## fft_4pt
module fft_4pt #(
    parameter DATA_WIDTH = 16
) (
    input clk,
    input rst_n,
    input data_valid_in,
    input  signed [DATA_WIDTH-1:0] x0_r,
    input  signed [DATA_WIDTH-1:0] x0_i,
    input  signed [DATA_WIDTH-1:0] x1_r,
    input  signed [DATA_WIDTH-1:0] x1_i,
    input  signed [DATA_WIDTH-1:0] x2_r,
    input  signed [DATA_WIDTH-1:0] x2_i,
    input  signed [DATA_WIDTH-1:0] x3_r,
    input  signed [DATA_WIDTH-1:0] x3_i,
    output data_valid_out,
    output signed [DATA_WIDTH+1:0] X0_r,
    output signed [DATA_WIDTH+1:0] X0_i,
    output signed [DATA_WIDTH+1:0] X1_r,
    output signed [DATA_WIDTH+1:0] X1_i,
    output signed [DATA_WIDTH+1:0] X2_r,
    output signed [DATA_WIDTH+1:0] X2_i,
    output signed [DATA_WIDTH+1:0] X3_r,
    output signed [DATA_WIDTH+1:0] X3_i
);
    localparam S1_WIDTH = DATA_WIDTH + 1;
    localparam S2_WIDTH = DATA_WIDTH + 2;
    reg signed [DATA_WIDTH-1:0] x0_r_reg, x0_i_reg;
    reg signed [DATA_WIDTH-1:0] x2_r_reg, x2_i_reg;
    reg signed [DATA_WIDTH-1:0] x1_r_reg, x1_i_reg;
    reg signed [DATA_WIDTH-1:0] x3_r_reg, x3_i_reg;
    reg valid_s0;
    always @(posedge clk or negedge rst_n) begin
        if (!rst_n) begin
            x0_r_reg <= 0; x0_i_reg <= 0;
            x2_r_reg <= 0; x2_i_reg <= 0;
            x1_r_reg <= 0; x1_i_reg <= 0;
            x3_r_reg <= 0; x3_i_reg <= 0;
            valid_s0 <= 1'b0;
        end else begin
            x0_r_reg <= x0_r; x0_i_reg <= x0_i;
            x2_r_reg <= x2_r; x2_i_reg <= x2_i;
            x1_r_reg <= x1_r; x1_i_reg <= x1_i;
            x3_r_reg <= x3_r; x3_i_reg <= x3_i;
            valid_s0 <= data_valid_in;
        end
    end
    wire signed [S1_WIDTH-1:0] A_r, A_i, B_r, B_i;
    wire signed [S1_WIDTH-1:0] C_r, C_i, D_r, D_i;
    assign A_r = x0_r_reg + x2_r_reg;
    assign A_i = x0_i_reg + x2_i_reg;
    assign B_r = x0_r_reg - x2_r_reg;
    assign B_i = x0_i_reg - x2_i_reg;
    assign C_r = x1_r_reg + x3_r_reg;
    assign C_i = x1_i_reg + x3_i_reg;
    assign D_r = x1_r_reg - x3_r_reg;
    assign D_i = x1_i_reg - x3_i_reg;
    reg signed [S1_WIDTH-1:0] A_r_reg, A_i_reg, B_r_reg, B_i_reg;
    reg signed [S1_WIDTH-1:0] C_r_reg, C_i_reg, D_r_reg, D_i_reg;
  ...
Size in the first run: roughly 3300 cells after synthesis, ~400 flip-flops, ~280 I/O pins, roughly 26000 sq um of cells after synthesis.
export LEC_CHECK = 0
export ABC_AREA = 1
export CAP_MARGIN = 20
export CORE_MARGIN = 2
export CORE_UTILIZATION = 71
export PLACE_DENSITY_LB_ADDON = 0.06
export SETUP_SLACK_MARGIN = 0.17
export SLEW_MARGIN = 20
create_clock -name core_clock -period 0.569 [get_ports {clk}]
run.sh (not shown) runs the stock make flow with config.mk's settings and CLKGATE_MAP_FILE=.
The first run stopped in 4_1_cts.
Rerun with:
ABC_AREA = not set   (was 1)
CORE_UTILIZATION = 66   (was 71)
CTS_CLUSTER_DIAMETER = 100   (was not set)
PLACE_DENSITY_LB_ADDON = not set   (was 0.06)
SETUP_SLACK_MARGIN = not set   (was 0.17)
clock period = 1.57 ns   (was 0.569 ns; I/O delays follow)
Effect: The changed run never finished: it broke off in 4_1_cts on DPL-0038; area after synthesis came out lower by 8.2%; die size came out lower by 1.2%; synthesized cell count is lower by 28%.
Rerun with:
ABC_AREA = 1   (was not set)
CORE_ASPECT_RATIO = 0.5   (was not set)
CORE_UTILIZATION = 72   (was 66)
CTS_CLUSTER_DIAMETER = 374   (was 100)
CTS_CLUSTER_SIZE = 97   (was not set)
TNS_END_PERCENT = 5   (was not set)
What happened:
- Now the flow aborted during 5_1_grt on GRT-0116
- synthesized cell count went up by well over a third
- area after synthesis went up by a little under a tenth
- die area stays flat

* * *

fft_4pt again, from the RTL that the note above started with.
Design fft_4pt, start of the top module:
module fft_4pt #(
    parameter DATA_WIDTH = 16
) (
    input clk,
    input rst_n,
    input data_valid_in,
    input  signed [DATA_WIDTH-1:0] x0_r,
    input  signed [DATA_WIDTH-1:0] x0_i,
    input  signed [DATA_WIDTH-1:0] x1_r,
    input  signed [DATA_WIDTH-1:0] x1_i,
    input  signed [DATA_WIDTH-1:0] x2_r,
    input  signed [DATA_WIDTH-1:0] x2_i,
    input  signed [DATA_WIDTH-1:0] x3_r,
    input  signed [DATA_WIDTH-1:0] x3_i,
    output data_valid_out,
    output signed [DATA_WIDTH+1:0] X0_r,
    output signed [DATA_WIDTH+1:0] X0_i,
    output signed [DATA_WIDTH+1:0] X1_r,
    output signed [DATA_WIDTH+1:0] X1_i,
    output signed [DATA_WIDTH+1:0] X2_r,
    output signed [DATA_WIDTH+1:0] X2_i,
    output signed [DATA_WIDTH+1:0] X3_r,
    output signed [DATA_WIDTH+1:0] X3_i
);
clock: 4.86 ns
lec_check: 0
abc_area: 0
cap_margin: 20
cell_pad_in_sites_detail_placement: 0
core_margin: 2
core_utilization: 57
gpl_timing_driven: 1
max_routing_layer: met4
min_routing_layer: met1
place_density: 0.43
setup_slack_margin: 1.11
slew_margin: 20
Change:
- ABC_AREA: 0 -> default
- CELL_PAD_IN_SITES_DETAIL_PLACEMENT: 0 -> default
- CORE_UTILIZATION: 57 -> 40
- GPL_TIMING_DRIVEN: 1 -> default
- MAX_ROUTING_LAYER: met4 -> default
- MIN_ROUTING_LAYER: met1 -> default
- PLACE_DENSITY: 0.43 -> default
- SETUP_SLACK_MARGIN: 1.11 -> default
- clock period: 4.86 -> 2.83 ns (I/O delays scaled with it)
Result: Routed wire length increases by 5.5%. Core utilization shrinks by 19 points. Sequential share of layout area fell by 0.96 points. Die size went up by about 40%. Register-to-register slack loses 1900 ps. Synthesized cell count does not change. Design area rose by about 2.7%.
Change:
- PLACE_DENSITY_LB_ADDON: default -> 0.15
- SLEW_MARGIN: 20 -> 35
- clock period: 2.83 -> 3.0 ns (I/O delays scaled with it)
Effect: The new run produced a clean layout; hold slack degrades by 300 ps; critical path depth rises by 1; core utilization fell by 0.44 points; wire length is lower slightly; non-clock buffer count drops by 26.
Change:
- CELL_PAD_IN_SITES_GLOBAL_PLACEMENT: default -> 2
- CORE_UTILIZATION: 40 -> 47
- CTS_CLUSTER_SIZE: default -> 38
- PLACE_DENSITY_LB_ADDON: 0.15 -> default
- SETUP_SLACK_MARGIN: default -> 0.22
- SLEW_MARGIN: 35 -> 20
- TNS_END_PERCENT: default -> 45
Outcome: Sequential power stays flat. Fmax goes up by 6.8%. Total power goes down by 0.45%.

* * *

== try-garnet ==
Starting RTL as in the previous note.
make LEC_CHECK=0 ABC_AREA=1 CAP_MARGIN=20 CORE_ASPECT_RATIO=0.5 CORE_MARGIN=2 CORE_UTILIZATION=72 CTS_CLUSTER_DIAMETER=372 CTS_CLUSTER_SIZE=99 PLACE_DENSITY=0.41 SETUP_SLACK_MARGIN=0.31 SLEW_MARGIN=20 TNS_END_PERCENT=10 finish   # period 1.34 ns
Seen in the log of try-garnet: DPL-0038 during clock tree synthesis (4_1_cts), after which the run never completed.
Changes in try-raven relative to try-garnet:
Settings: swapping 0.31 for 0.78 in SETUP_SLACK_MARGIN; clearing CTS_CLUSTER_DIAMETER, which used to be 372; swapping 99 for 35 in CTS_CLUSTER_SIZE; clearing CORE_ASPECT_RATIO, which used to be 0.5; clearing ABC_AREA, which used to be 1; swapping 72 for 70 in CORE_UTILIZATION; clearing TNS_END_PERCENT, which used to be 10; clearing PLACE_DENSITY, which used to be 0.41; swapping 1.34 for 3.0 in the clock period (ns, I/O delays scaled along).
[summary]
Stage in which a tool error killed try-raven: global routing (5_1_grt). Synthesized instance count (higher): try-garnet. Area fraction in mux cells for try-raven: 0.39 points up relative to try-garnet. Between try-raven and try-garnet, floorplan die height is lower for try-garnet, try-raven comes in above that. Comparing try-raven and try-garnet, the lower total number of placement rows is on try-garnet.
[inputs] try-onyx vs try-raven
Settings: removing CTS_CLUSTER_SIZE (formerly 35); changing CORE_UTILIZATION from 70 to 66; changing SETUP_SLACK_MARGIN from 0.78 to 0.41; changing the clock period (ns, I/O delays scaled along) from 3.0 to 1.57.
Findings:
- try-onyx is listed as incomplete: the tool reported an error in clock tree synthesis (4_1_cts) and the run ended there.
- For overall die area, dividing the value from try-onyx by the value from try-raven gives 1.06.
- Per the comparison of try-onyx with try-raven, worst-case setup slack after placement now sits lower, number of cells after detailed placement now sits higher, die height now sits higher, area fraction in compound gates after synthesis now sits at about the same level.
Edits applied to the flow inputs when going from try-onyx to try-pepper:
Settings: SETUP_SLACK_MARGIN: 0.41 -> 0.43; the clock period (ns, I/O delays scaled along): 1.57 -> 3.0.
### Flow results
try-pepper finished all stages; the layout is clean. Diff try-pepper..try-onyx | post-synthesis chip area from yosys | unchanged. try-onyx -> try-pepper: share of flip-flops with an asynchronous set or reset delta 0, exact match. [compare] base=try-onyx new=try-pepper: area of the die shows no meaningful change, total cell area at the placement stage shows a reduction of 17%, routability-driven placement congestion ratio shows a reduction of 0.020, total standard cell area after synthesis shows no meaningful change, total instance count after detailed placement shows a reduction of 617. Number of input and output port buffers inserted: try-pepper vs try-onyx identical.
Inputs modified between try-pepper and try-amber:
Settings: CTS_CLUSTER_SIZE newly set to 34; CORE_UTILIZATION changed from 66 to 70; the clock period (ns, I/O delays scaled along) changed from 3.0 to 2.83.
==> results <==
Re net switching power: try-pepper was lower than try-amber.
Comparing detailed placer's ending HPWL for try-amber and try-pepper, the bigger number came from try-amber.
From try-amber to try-pepper, final setup TNS did not move at all.
try-amber: complete, dirty (hold timing)
### try-amber -> try-lagoon
Settings: putting ABC_AREA at 1 where nothing was set; swapping 70 for 62 in CORE_UTILIZATION; putting CTS_CLUSTER_DIAMETER at 372 where nothing was set; swapping 0.43 for 0.13 in SETUP_SLACK_MARGIN; clearing CTS_CLUSTER_SIZE, which used to be 34; swapping 2.83 for 1.34 in the clock period (ns, I/O delays scaled along).
[summary]
- FAIL try-lagoon @ clock tree synthesis (4_1_cts): tool exited with error
- Higher core utilization at floorplan goes to try-amber over try-lagoon.
- Diff try-amber -> try-lagoon: netlist area before placement now larger; total cell area reported by yosys after synthesis +about 9%; area of the die rose by 22%; average footprint of a synthesized cell moved down.
- Between try-lagoon and try-amber, it is try-lagoon whose pre-CTS setup slack is lower, by 0.79 ns.

* * *

== v47 ==
The RTL this note starts from:
==> flow/design.v <==
module fft_4pt #(
    parameter DATA_WIDTH = 16
) (
    input clk,
    input rst_n,
    input data_valid_in,
    input  signed [DATA_WIDTH-1:0] x0_r,
    input  signed [DATA_WIDTH-1:0] x0_i,
    input  signed [DATA_WIDTH-1:0] x1_r,
    input  signed [DATA_WIDTH-1:0] x1_i,
    input  signed [DATA_WIDTH-1:0] x2_r,
    input  signed [DATA_WIDTH-1:0] x2_i,
    input  signed [DATA_WIDTH-1:0] x3_r,
    input  signed [DATA_WIDTH-1:0] x3_i,
    output data_valid_out,
    output signed [DATA_WIDTH+1:0] X0_r,
    output signed [DATA_WIDTH+1:0] X0_i,
    output signed [DATA_WIDTH+1:0] X1_r,
    output signed [DATA_WIDTH+1:0] X1_i,
    output signed [DATA_WIDTH+1:0] X2_r,
    output signed [DATA_WIDTH+1:0] X2_i,
    output signed [DATA_WIDTH+1:0] X3_r,
    output signed [DATA_WIDTH+1:0] X3_i
);
    localparam S1_WIDTH = DATA_WIDTH + 1;
    localparam S2_WIDTH = DATA_WIDTH + 2;
    reg signed [DATA_WIDTH-1:0] x0_r_reg, x0_i_reg;
    reg signed [DATA_WIDTH-1:0] x2_r_reg, x2_i_reg;
    reg signed [DATA_WIDTH-1:0] x1_r_reg, x1_i_reg;
    reg signed [DATA_WIDTH-1:0] x3_r_reg, x3_i_reg;
    reg valid_s0;
    always @(posedge clk or negedge rst_n) begin
        if (!rst_n) begin
            x0_r_reg <= 0; x0_i_reg <= 0;
            x2_r_reg <= 0; x2_i_reg <= 0;
            x1_r_reg <= 0; x1_i_reg <= 0;
            x3_r_reg <= 0; x3_i_reg <= 0;
            valid_s0 <= 1'b0;
        end else begin
            x0_r_reg <= x0_r; x0_i_reg <= x0_i;
            x2_r_reg <= x2_r; x2_i_reg <= x2_i;
            x1_r_reg <= x1_r; x1_i_reg <= x1_i;
            x3_r_reg <= x3_r; x3_i_reg <= x3_i;
            valid_s0 <= data_valid_in;
        end
    end
    wire signed [S1_WIDTH-1:0] A_r, A_i, B_r, B_i;
    wire signed [S1_WIDTH-1:0] C_r, C_i, D_r, D_i;
    assign A_r = x0_r_reg + x2_r_reg;
    assign A_i = x0_i_reg + x2_i_reg;
    assign B_r = x0_r_reg - x2_r_reg;
    assign B_i = x0_i_reg - x2_i_reg;
    assign C_r = x1_r_reg + x3_r_reg;
    assign C_i = x1_i_reg + x3_i_reg;
    assign D_r = x1_r_reg - x3_r_reg;
    assign D_i = x1_i_reg - x3_i_reg;
    reg signed [S1_WIDTH-1:0] A_r_reg, A_i_reg, B_r_reg, B_i_reg;
    reg signed [S1_WIDTH-1:0] C_r_reg, C_i_reg, D_r_reg, D_i_reg;
    reg valid_s1;
    always @(posedge clk or negedge rst_n) begin
        if (!rst_n) begin
            A_r_reg <= 0; A_i_reg <= 0;
            B_r_reg <= 0; B_i_reg <= 0;
            C_r_reg <= 0; C_i_reg <= 0;
            D_r_reg <= 0; D_i_reg <= 0;
            valid_s1 <= 1'b0;
        end else begin
            A_r_reg <= A_r; A_i_reg <= A_i;
            B_r_reg <= B_r; B_i_reg <= B_i;
            C_r_reg <= C_r; C_i_reg <= C_i;
            D_r_reg <= D_r; D_i_reg <= D_i;
            valid_s1 <= valid_s0;
        end
    end
    wire signed [S2_WIDTH-1:0] X0_r_w, X0_i_w;
    wire signed [S2_WIDTH-1:0] X1_r_w, X1_i_w;
    wire signed [S2_WIDTH-1:0] X2_r_w, X2_i_w;
    wire signed [S2_WIDTH-1:0] X3_r_w, X3_i_w;
    assign X0_r_w = A_r_reg + C_r_reg;
    assign X0_i_w = A_i_reg + C_i_reg;
    assign X1_r_w = B_r_reg + D_i_reg;
    assign X1_i_w = B_i_reg - D_r_reg;
    assign X2_r_w = A_r_reg - C_r_reg;
    assign X2_i_w = A_i_reg - C_i_reg;
    assign X3_r_w = B_r_reg - D_i_reg;
    assign X3_i_w = B_i_reg + D_r_reg;
    reg signed [S2_WIDTH-1:0] X0_r_reg, X0_i_reg;
    reg signed [S2_WIDTH-1:0] X1_r_reg, X1_i_reg;
    reg signed [S2_WIDTH-1:0] X2_r_reg, X2_i_reg;
    reg signed [S2_WIDTH-1:0] X3_r_reg, X3_i_reg;
    reg valid_s2;
    always @(posedge clk or negedge rst_n) begin
        if (!rst_n) begin
            X0_r_reg <= 0; X0_i_reg <= 0;
            X1_r_reg <= 0; X1_i_reg <= 0;
            X2_r_reg <= 0; X2_i_reg <= 0;
            X3_r_reg <= 0; X3_i_reg <= 0;
            valid_s2 <= 1'b0;
        end else begin
            X0_r_reg <= X0_r_w; X0_i_reg <= X0_i_w;
            X1_r_reg <= X1_r_w; X1_i_reg <= X1_i_w;
            X2_r_reg <= X2_r_w; X2_i_reg <= X2_i_w;
            X3_r_reg <= X3_r_w; X3_i_reg <= X3_i_w;
            valid_s2 <= valid_s1;
        end
    end
    assign X0_r = X0_r_reg;
    assign X0_i = X0_i_reg;
    assign X1_r = X1_r_reg;
    assign X1_i = X1_i_reg;
    assign X2_r = X2_r_reg;
    assign X2_i = X2_i_reg;
    assign X3_r = X3_r_reg;
    assign X3_i = X3_i_reg;
    assign data_valid_out = valid_s2;
endmodule
clock: 2.33 ns
lec_check: 0
abc_area: 1
cap_margin: 20
cell_pad_in_sites_detail_placement: 0
core_margin: 2
core_utilization: 72
cts_cluster_size: 89
gpl_timing_driven: 1
max_routing_layer: met4
min_routing_layer: met1
setup_slack_margin: 0.61
slew_margin: 20
v47 did not finish; a tool error ended it in global routing (5_1_grt).
Changes in v36 relative to v47:
-- flow/config.mk --
<<< v47, line 11
export CORE_MARGIN = 2
export CORE_UTILIZATION = 72
export CTS_CLUSTER_SIZE = 89
export GPL_TIMING_DRIVEN = 1
>>> v36, line 11
export CORE_MARGIN = 2
export CORE_UTILIZATION = 34
export GPL_TIMING_DRIVEN = 1
<<< v47, line 16
export MIN_ROUTING_LAYER = met1
export SETUP_SLACK_MARGIN = 0.61
export SLEW_MARGIN = 20
>>> v36, line 15
export MIN_ROUTING_LAYER = met1
export PLACE_DENSITY = 0.43
export SLEW_MARGIN = 20
==> flow/constraint.sdc <==
create_clock -name core_clock -period 4.86 [get_ports {clk}]
set_input_delay 0.9720 -clock core_clock [delete_from_list [all_inputs] [get_ports {clk}]]
set_output_delay 0.9720 -clock core_clock [all_outputs]
set_load 0.01 [all_outputs]
Results
- v36 ran to completion and came out clean on the timing, DRC and antenna checks.
- Standard-cell row count ends up higher on v36.
- The core region area in v36 was higher than what v47 gave.
- The instance area after placement in v36 was higher than what v47 gave.
- For the initial core utilization, v36 came in 38 points lower than v47 did.
- Looking at total clock buffers created by CTS across v36 and v47, the one that comes out lower is v47.
- Summary of v36 over v47: maximum clock insertion buffer count level, pre-CTS setup slack now sits higher.
Inputs modified between v36 and v42:
==> flow/config.mk <==
export PLATFORM = sky130hd
export DESIGN_NAME = fft_4pt
export DESIGN_NICKNAME = fft_4pt
export VERILOG_FILES = /design/flow/design.v
export SDC_FILE = /design/flow/constraint.sdc
export NUM_CORES = 4
export LEC_CHECK = 0
export ABC_AREA = 0
export CAP_MARGIN = 20
export CELL_PAD_IN_SITES_DETAIL_PLACEMENT = 0
export CORE_MARGIN = 2
export CORE_UTILIZATION = 67
export CTS_CLUSTER_SIZE = 14
export GPL_TIMING_DRIVEN = 1
export MAX_ROUTING_LAYER = met4
export MIN_ROUTING_LAYER = met1
export SETUP_SLACK_MARGIN = 0.43
export SLEW_MARGIN = 20
==> flow/constraint.sdc <==
create_clock -name core_clock -period 2.33 [get_ports {clk}]
set_input_delay 0.4660 -clock core_clock [delete_from_list [all_inputs] [get_ports {clk}]]
set_output_delay 0.4660 -clock core_clock [all_outputs]
set_load 0.01 [all_outputs]
Notes after the runs:
Flow for v42 halted at global routing (5_1_grt), error code DPL-0038. v42 vs. v36: count of placed standard cells including taps saw a decrease; synthesized cell area went down; worst slack at placement fell 2.83 ns; area of placed instances fell by about 3.6%. Lower number of instances in the synthesized netlist was reported by v42, not v36. Going from v36 to v42, the die footprint was found to have gone down by about 50%.
Edits applied to the flow inputs when going from v42 to v25:
==> flow/config.mk <==
export PLATFORM = sky130hd
export DESIGN_NAME = fft_4pt
export DESIGN_NICKNAME = fft_4pt
export VERILOG_FILES = /design/flow/design.v
export SDC_FILE = /design/flow/constraint.sdc
export NUM_CORES = 4
export LEC_CHECK = 0
export CAP_MARGIN = 20
export CORE_MARGIN = 2
export CORE_UTILIZATION = 66
export SLEW_MARGIN = 20
==> flow/constraint.sdc <==
create_clock -name core_clock -period 2.39 [get_ports {clk}]
set_input_delay 0.4780 -clock core_clock [delete_from_list [all_inputs] [get_ports {clk}]]
set_output_delay 0.4780 -clock core_clock [all_outputs]
set_load 0.01 [all_outputs]
v25 and v42: no clean run
v42: aborted in global routing (5_1_grt) (tool error)
v25 finished every stage; the final checks, however, were not passed, the failures being setup timing.
NOTE: worst slack at placement in v25 falls short of that of v42
Diff v25..v42 | post-synthesis instance area | unchanged
For the area of placed instances, v25 came in 240 µm² lower than v42 did.
Placeable core area in v25 is 2.2% above v42.
Comparing v42 against v25, there is no change at all in proportion of synthesized flip-flops having asynchronous set or reset.
Min post-CTS setup-driven buffer insertion count across v25 and v42: v25
Vertical die size in v25 vs v42: up 1.4 µm
Maximum clock insertion buffer count of v42 is on par with v25.
[diff] die size, v25 relative to v42: regression
Share of the core filled by cells before placement sits lower in v25 than in v42.
> inputs changed (v25 -> v27)
-- flow/config.mk --
<<< v25, line 7
export LEC_CHECK = 0
export CAP_MARGIN = 20
export CORE_MARGIN = 2
export CORE_UTILIZATION = 66
export SLEW_MARGIN = 20
>>> v27, line 7
export LEC_CHECK = 0
export ABC_AREA = 0
export CAP_MARGIN = 20
export CELL_PAD_IN_SITES_DETAIL_PLACEMENT = 0
export CORE_MARGIN = 2
export CORE_UTILIZATION = 66
export GPL_TIMING_DRIVEN = 1
export MAX_ROUTING_LAYER = met4
export MIN_ROUTING_LAYER = met1
export SETUP_SLACK_MARGIN = 0.32
export SLEW_MARGIN = 20
==> flow/constraint.sdc <==
create_clock -name core_clock -period 2.31 [get_ports {clk}]
set_input_delay 0.4620 -clock core_clock [delete_from_list [all_inputs] [get_ports {clk}]]
set_output_delay 0.4620 -clock core_clock [all_outputs]
set_load 0.01 [all_outputs]
[summary]
The number of top-level design ports of v27 and that of v25 are within noise of each other.
~same die size in v25 and v27
Between v25 and v27, count of cells resized by post-cts repair is lower for v25, v27 comes in above that.
v27 against v25; final HPWL from detailed placement is up by a few percent.
Relative to v25, the number of buffers created by CTS measured on v27 has decreased by a few percent.
v27 got as far as global routing (5_1_grt), where a tool error ended the run.
Compared v25 against v27; instance count of the mapped netlist within noise.
Power and IR drop assume default switching activity.
